== v50 ==
## pcie_pio_ctrl
module pcie_pio_ctrl (
  input          clk,
  input          reset,
  input          tvalid,
  input  [63:0]  tdata,
  output         tready,
  input  [7:0]   tstrb,
  input  [21:0]  tuser,
  input          tlast,
  output [7:0]   cfg_addr,
  output [31:0]  cfg_wr_data,
  output         cfg_rd_cmd,
  output         cfg_wr_cmd,
  input  [31:0]  cfg_rd_data,
  input          cfg_valid,
  output         fifo0_wr_cmd,
  output [131:0] fifo0_wr_data,
  input          fifo0_empty_flag,
  input          fifo0_full_flag,
  input          fifo0_prog_full_flag,
  input          fifo1_full_flag,
  input          fifo1_empty_flag,
  output         fifo1_rd_cmd,
  input  [131:0] fifo1_rd_data,
  input  [7:0]   cfg_bus_number,
  input  [4:0]   cfg_device_number,
  input  [2:0]   cfg_function_number,
  input          lnk_up,
  input          cfg_to_turnoff,
  output         cfg_to_turnoff_ok,
  output         tx_tvalid,
  output [63:0]  tx_tdata,
  input          tx_tready,
  output [7:0]   tx_tstrb,
  output         tx_tlast
);
  wire [7:0]  a4lm_addr;
  wire [31:0] a4lm_wr_data;
  wire        a4lm_wr_cmd, a4lm_rd_cmd;
  wire        req_compl, tlp_enc_ready;
  wire [2:0]  compl_code;
  wire [2:0]  tenc_tc;
  wire [1:0]  tenc_attr;
  wire [9:0]  tenc_len;
  wire [15:0] tenc_rid;
  wire [7:0]  tenc_tag;
  wire [7:0]  tenc_be;
  wire [12:0] tenc_addr;
  wire [31:0] a4lm_data;
  wire        a4lm_valid;
  wire [1:0]  a4lm_err_code;
  ...
clock: 3.07 ns
lec_check: 0
abc_area: 1
cap_margin: 20
core_margin: 2
core_utilization: 69
setup_slack_margin: 0.8
slew_margin: 20
run.sh (not shown) runs the stock make flow with config.mk's settings and CLKGATE_MAP_FILE=.
No stage failed in v50, and the final checks on the layout all came back clean.
Inputs modified between v50 and v40:
Settings: ABC_AREA removed (was 1); SETUP_SLACK_MARGIN removed (was 0.8); CORE_UTILIZATION changed from 69 to 19; the clock period (ns, I/O delays scaled along) changed from 3.07 to 13.2.
[summary]
- Against v50, count of inserted tapcells in v40 rose by more than 100%.
- Against v50, area after synthesis in v40 fell by a few percent.
- Max clock-buffer cell count across v50 and v40: v40
- v40 has die span in y above what v50 had.
- In v40, the critical path depth came out 3 below the value in v50.
Edits applied to the flow inputs when going from v40 to v8:
Settings: setting ABC_AREA to 1 for the first time; changing CORE_UTILIZATION from 19 to 68; changing the clock period (ns, I/O delays scaled along) from 13.2 to 13.8.
### Flow results
The setup slack of v8 is larger than that of v40.
Sort v40 and v8 by relative contribution of the clock network to total power, descending, and v40 comes first.
Relative to v40, v8 improves clock skew.
Comparing power share of the combinational group for v40 and v8, the bigger number came from v8.
What v19 does differently from v8 at the input level:
Settings: CORE_UTILIZATION now 40, was 68; CTS_CLUSTER_SIZE now 35, previously not set; ABC_AREA no longer set, was 1; the clock period (ns, I/O delays scaled along) now 4.38, was 13.8.
### Flow results
v19: flow completed, timing, DRC and antenna clean. Core outline area (higher): v19. On setup slack: between v8 and v19, it ends up higher for v8. The summed instance area of the synthesized netlist reported for v19 is smaller than that of v8 by about 3%. Relative to v8, the final cell area reported for v19 is higher. For v19, the class of the most critical hold timing path was in2reg, unlike v8, where it was reg2reg. Re hold-fix buffer count after cts: no difference whatsoever between v19 and v8. When the final numbers for v8 and v19 were put side by side, the power turned out to be greater in v19. Diff v8 -> v19 | worst-path maximum fanout | down by more than half. Higher final weighted congestion in routability-driven placement goes to v8 over v19.

========
run 1:
Starting RTL as in the previous note.
Settings: LEC_CHECK=0, CAP_MARGIN=20, CORE_MARGIN=2, CORE_UTILIZATION=70, CTS_CLUSTER_SIZE=23, HOLD_SLACK_MARGIN=-0.08, SETUP_SLACK_MARGIN=0.5, SLEW_MARGIN=20, TNS_END_PERCENT=5; clock period 2.81 ns.
--- input diff run 1..run 5 ---
- a change of SETUP_SLACK_MARGIN from 0.5 to 0.73
- a change of CORE_UTILIZATION from 70 to 72
- a deleted HOLD_SLACK_MARGIN that had been -0.08
- a deleted TNS_END_PERCENT that had been 5
- a change of CTS_CLUSTER_SIZE from 23 to 14
Findings:
Nothing crashed in run 5 and all stages finished; the problem is that the final layout failed, the offending checks being negative setup slack.
In the tables for run 1 and run 5, clock-pin slew on the worst setup and hold paths reads higher with run 5.
Row highest clock rate: run 5 lower / run 1 higher
Relative to run 1, the clock tree buffer count of the final layout measured on run 5 has decreased by a few percent.

========
pcie_pio_ctrl again, from the RTL that the note above started with.
## pcie_pio_ctrl
module pcie_pio_ctrl (
  input          clk,
  input          reset,
  input          tvalid,
  input  [63:0]  tdata,
  output         tready,
  input  [7:0]   tstrb,
  input  [21:0]  tuser,
  input          tlast,
  output [7:0]   cfg_addr,
  output [31:0]  cfg_wr_data,
  output         cfg_rd_cmd,
  output         cfg_wr_cmd,
  input  [31:0]  cfg_rd_data,
  input          cfg_valid,
  output         fifo0_wr_cmd,
  output [131:0] fifo0_wr_data,
  input          fifo0_empty_flag,
  input          fifo0_full_flag,
  input          fifo0_prog_full_flag,
  input          fifo1_full_flag,
  input          fifo1_empty_flag,
  output         fifo1_rd_cmd,
  input  [131:0] fifo1_rd_data,
  input  [7:0]   cfg_bus_number,
  input  [4:0]   cfg_device_number,
  input  [2:0]   cfg_function_number,
  input          lnk_up,
  input          cfg_to_turnoff,
  output         cfg_to_turnoff_ok,
  output         tx_tvalid,
  output [63:0]  tx_tdata,
  input          tx_tready,
  output [7:0]   tx_tstrb,
  output         tx_tlast
);
==> flow/config.mk <==
export PLATFORM = sky130hd
export DESIGN_NAME = pcie_pio_ctrl
export DESIGN_NICKNAME = pcie_pio_ctrl
export VERILOG_FILES = /design/flow/design.v
export SDC_FILE = /design/flow/constraint.sdc
export NUM_CORES = 4
export LEC_CHECK = 0
export ABC_AREA = 1
export CAP_MARGIN = 20
export CORE_MARGIN = 2
export CORE_UTILIZATION = 72
export CTS_CLUSTER_DIAMETER = 318
export PLACE_DENSITY = 0.38
export SLEW_MARGIN = 20
==> flow/constraint.sdc <==
create_clock -name core_clock -period 7.58 [get_ports {clk}]
set_input_delay 1.5160 -clock core_clock [delete_from_list [all_inputs] [get_ports {clk}]]
set_output_delay 1.5160 -clock core_clock [all_outputs]
set_load 0.01 [all_outputs]
The first run completed with no timing, DRC or antenna violations.
==> next run, changes <==
- ABC_AREA: 1 -> unset
- CORE_UTILIZATION: 72 -> 59
- CTS_CLUSTER_DIAMETER: 318 -> unset
- PLACE_DENSITY: 0.38 -> unset
- clock period: 7.58 -> 3.27 ns (I/O delays scaled with it)
First-iteration DRC count falls by 38%; utilization falls by 13 points; via count falls by 19%; routed wire length falls by 3.1%; final area stays flat; power rises by 140%; worst setup slack is worse by 2200 ps; die size rises by 18%; synthesized area falls by 3.0%.
==> next run, changes <==
- CORE_UTILIZATION: 59 -> 40
- clock period: 3.27 -> 5.05 ns (I/O delays scaled with it)
The new run completed without violations.
Power fell by 36%.
Cell area hardly moves.
Synthesized area is unchanged.
Setup slack improves by 960 ps.
Die area climbs by 47%.
Utilization shrinks by 23 points.
Clock skew rose by 11 ps.
Clock-buffer cell count came out lower by 8.
Non-clock buffer count went down by 52.
Via count fell by 2.2%.
Sequential power came out lower by 35%.
==> next run, changes <==
- ABC_AREA: unset -> 1
- CORE_UTILIZATION: 40 -> 70
- clock period: 5.05 -> 13.2 ns (I/O delays scaled with it)
Critical path depth shrinks by 1.
Wire length stays flat.
Design area is about the same.
Total power came out lower by well over a third.
Sequential share of layout area barely changes.
Die size is lower by well over a third.
Global-route usage came out higher by 17 points.
Flip-flop count is unchanged.
Setup slack is better by 5700 ps.
Hold slack barely changes.
==> next run, changes <==
- ABC_AREA: 1 -> unset
- CORE_UTILIZATION: 70 -> 66
- SETUP_SLACK_MARGIN: unset -> 0.72
- clock period: 13.2 -> 2.81 ns (I/O delays scaled with it)
- The changed run went through all stages and came out clean
- power goes up to 4.8 times its value
- worst setup slack got worse by 7100 ps
- clock-buffer cell count goes up by 9
- final area goes up by 8.7%
- routed wire length goes up by 28%
- via count goes down by 2.8%
- global-route usage is about the same
- register-to-register slack got worse by 8700 ps
- sequential share of layout area goes down by 4.1 points
- clock power goes up to 4.9 times its value
==> next run, changes <==
- CORE_UTILIZATION: 66 -> 72
- SETUP_SLACK_MARGIN: 0.72 -> -0.28
What happened:
- This time the run finished but failed the layout checks on setup timing
- setup slack is worse by 120 ps
- global-route usage rises by 1.4 points
- wire length falls by about 24%

========
== JK ==
Starting RTL as in the previous note.
Settings: LEC_CHECK=0, ABC_AREA=0, CAP_MARGIN=25, CELL_PAD_IN_SITES_DETAIL_PLACEMENT=0, CORE_ASPECT_RATIO=1.67, CORE_MARGIN=2, CORE_UTILIZATION=72, GPL_TIMING_DRIVEN=1, HOLD_SLACK_MARGIN=-0.1, PLACE_DENSITY_LB_ADDON=0.01, SETUP_SLACK_MARGIN=2.21, SLEW_MARGIN=20, TNS_END_PERCENT=90; clock period 7.44 ns.
Input changes introduced in MS (baseline for comparison: JK):
- PLACE_DENSITY_LB_ADDON no longer set, was 0.01
- SETUP_SLACK_MARGIN now 0.69, was 2.21
- CAP_MARGIN now 20, was 25
- HOLD_SLACK_MARGIN now 0.29, was -0.1
- CTS_CLUSTER_DIAMETER now 66, previously not set
- the clock period (ns, I/O delays scaled along) now 2.87, was 7.44
==> results <==
- Diff JK -> MS: count of antenna diodes in the layout now larger, post-route setup TNS now smaller.
- Summary of JK and MS: one run falls short of a clean finish, namely MS.
- MS: complete, dirty (negative setup slack)
- Clock power on MS is behind JK.
diff inputs: MS => AL
- PLACE_DENSITY_LB_ADDON now 0.0, previously not set
- HOLD_SLACK_MARGIN no longer set, was 0.29
- CTS_CLUSTER_DIAMETER no longer set, was 66
- SETUP_SLACK_MARGIN now 2.21, was 0.69
- the clock period (ns, I/O delays scaled along) now 7.44, was 2.87
### Flow results
In summary, AL completed successfully, with a layout that passed the timing, DRC and antenna checks.
AL against MS; antenna diode instance count is down by more than a quarter.
Compared with MS, AL shows a number of resized instances in the post-cts repair step that is 423 lower.
Diff MS -> AL: layout overhead on the synthesized area has decreased, cell area after synthesis now sits at about the same level.
Sequential power (AL vs. MS) decreases by more than half
## Diff of input files: TR against AL
- SETUP_SLACK_MARGIN: 2.21 -> 0.72
- PLACE_DENSITY_LB_ADDON: 0.0 -> unset
- PLACE_DENSITY: unset -> 0.63
- CORE_ASPECT_RATIO: 1.67 -> 0.91
- CORE_UTILIZATION: 72 -> 64
- the clock period (ns, I/O delays scaled along): 7.44 -> 2.84
Results
TR: flow completed, timing, DRC and antenna clean
Power consumption: TR vs AL up 27000 µW
Worst hold slack after final layout ends up lower on TR.
End point of the critical path = u_enc.tx_tdata[45]: TR; end point of the critical path = u_rf.array_reg[12][22]: AL
Lower net switching power figure was reported by AL, not TR.
Comparing delay of the slowest cell on the worst path for AL and TR, the smaller number came from TR.
Diff AL -> TR: area overhead of the layout relative to synthesis grew by 11 points, chip area grew by 11000 µm², fraction of the core area covered by cells at the end of the flow shrank by 1.9 points.

========
Starting RTL as in the previous note.
make LEC_CHECK=0 CAP_MARGIN=20 CORE_MARGIN=2 CORE_UTILIZATION=42 CTS_CLUSTER_DIAMETER=384 GPL_TIMING_DRIVEN=0 MAX_ROUTING_LAYER=met4 PLACE_DENSITY_LB_ADDON=0.25 SETUP_SLACK_MARGIN=1.03 SLEW_MARGIN=15 finish   # period 3.8 ns
The starting point completed without violations.
Edit:
Settings changed: ABC_AREA from default to 1, CORE_UTILIZATION 42 to 57, CTS_CLUSTER_DIAMETER 384 to default, GPL_TIMING_DRIVEN 0 to default, MAX_ROUTING_LAYER met4 to default, PLACE_DENSITY_LB_ADDON 0.25 to default, SETUP_SLACK_MARGIN 1.03 to default, SLEW_MARGIN 15 to 20.
Clock period 3.8 ns to 5.95 ns, I/O delays scaled along.
What happened: Via count came out higher by roughly a tenth; clock power came out lower by well over a third; sequential share of layout area rises by 1.1 points; final area shrinks by a few percent; hold slack improved by 0.073 ns; setup slack gains 0.19 ns.
Edit:
Settings changed: ABC_AREA 1 to default, CORE_UTILIZATION 57 to 19.
Clock period 5.95 ns to 13.8 ns, I/O delays scaled along.
Effect:
- final area rose by 2.7%
- clock skew rose by 0.10 ns
- total power fell by 56%
- synthesized area fell by 3.0%
- hold slack loses 0.017 ns
- count of clock-buffer cells in the layout rose by 15
- via count fell by 15%
- global-route usage fell by 22 points
- non-clock buffer count fell by 6
- combinational power fell by 63%
Edit:
Settings changed: CORE_UTILIZATION 19 to 46.
Clock period 13.8 ns to 5.05 ns, I/O delays scaled along.
What happened: The changed run produced a clean layout. Utilization came out higher by 32 points. Hold slack gets better by 0.0090 ns. Synthesized cell count stays the same. Area after synthesis stays the same. Global-route usage came out higher by 15 points. Routed wire length came out lower by 11%. Power came out higher to 2.7 times its value. Cell area came out lower by 3.9%. Via count came out lower by 2.0%. Clock skew came out lower by 0.10 ns. Non-clock buffer count came out higher by 36.
Edit:
Settings changed: CELL_PAD_IN_SITES_DETAIL_PLACEMENT from default to 1, CELL_PAD_IN_SITES_GLOBAL_PLACEMENT from default to 2, CORE_ASPECT_RATIO from default to 0.85, CORE_UTILIZATION 46 to 31, PLACE_DENSITY_LB_ADDON from default to 0.25.
=> Core utilization shrinks by 18 points. Via count rose slightly. Design area went up slightly. Setup slack improved by 0.032 ns. Maximum frequency went up slightly. Final cell count went up by roughly a tenth. Global-route usage went down by 6.5 points. Area after synthesis stays the same. Synthesized cell count is unchanged.

========
wip/quartz:
Starting RTL as in the previous note.
Settings: LEC_CHECK=0, CAP_MARGIN=20, CELL_PAD_IN_SITES_DETAIL_PLACEMENT=2, CELL_PAD_IN_SITES_GLOBAL_PLACEMENT=1, CORE_MARGIN=2, CORE_UTILIZATION=40, CTS_CLUSTER_SIZE=35, GPL_TIMING_DRIVEN=0, MIN_ROUTING_LAYER=met2, SLEW_MARGIN=10, TNS_END_PERCENT=45; clock period 3.3 ns.
wip/quartz: all stages done; final checks FAILED (max-slew violations, negative setup slack).
Input-level comparison between wip/fjord and wip/quartz:
==> flow/config.mk <==
export PLATFORM = sky130hd
export DESIGN_NAME = pcie_pio_ctrl
export DESIGN_NICKNAME = pcie_pio_ctrl
export VERILOG_FILES = /design/flow/design.v
export SDC_FILE = /design/flow/constraint.sdc
export NUM_CORES = 4
export LEC_CHECK = 0
export CAP_MARGIN = 20
export CORE_MARGIN = 2
export CORE_UTILIZATION = 59
export SLEW_MARGIN = 20
==> flow/constraint.sdc <==
create_clock -name core_clock -period 4.52 [get_ports {clk}]
set_input_delay 0.9040 -clock core_clock [delete_from_list [all_inputs] [get_ports {clk}]]
set_output_delay 0.9040 -clock core_clock [all_outputs]
set_load 0.01 [all_outputs]
Notes after the runs:
- wip/fjord | stages: all done | timing, DRC, antenna: all pass
- input port to flop as the worst hold path class was reported by wip/quartz, and flop to flop by wip/fjord.
- Taking wip/quartz as the reference, in wip/fjord actual slew at the worst max-slew pin saw a decrease; overall power of the completed layout saw a decrease; post-route worst hold slack saw an increase; final design instance area without fill saw a decrease; global-route wire length before repair saw a decrease.
- Post-route minimum period (higher): wip/quartz
diff inputs: wip/fjord => wip/xenon
--- a/flow/config.mk
+++ b/flow/config.mk
@@ -9,3 +9,4 @@
 export CORE_MARGIN = 2
-export CORE_UTILIZATION = 59
+export CORE_UTILIZATION = 66
+export SETUP_SLACK_MARGIN = 0.36
 export SLEW_MARGIN = 20
==> flow/constraint.sdc <==
create_clock -name core_clock -period 2.81 [get_ports {clk}]
set_input_delay 0.5620 -clock core_clock [delete_from_list [all_inputs] [get_ports {clk}]]
set_output_delay 0.5620 -clock core_clock [all_outputs]
set_load 0.01 [all_outputs]
## What came out
- | HPWL reported at the end of detailed placement | wip/xenon vs wip/fjord | worse |
- | power after layout | wip/xenon vs wip/fjord | about 60% higher |
- wip/fjord → wip/xenon: clock group share of total power saw a decrease, filler-free cell count of the finished design saw a decrease, final worst-path cycle share saw an increase.
- Looking at end point of the critical path, the u_enc.tx_tdata[24] result is from wip/xenon; the u_enc.buffer[43] one comes from wip/fjord.
No activity file was given, so power comes from the tool's default toggle rates.
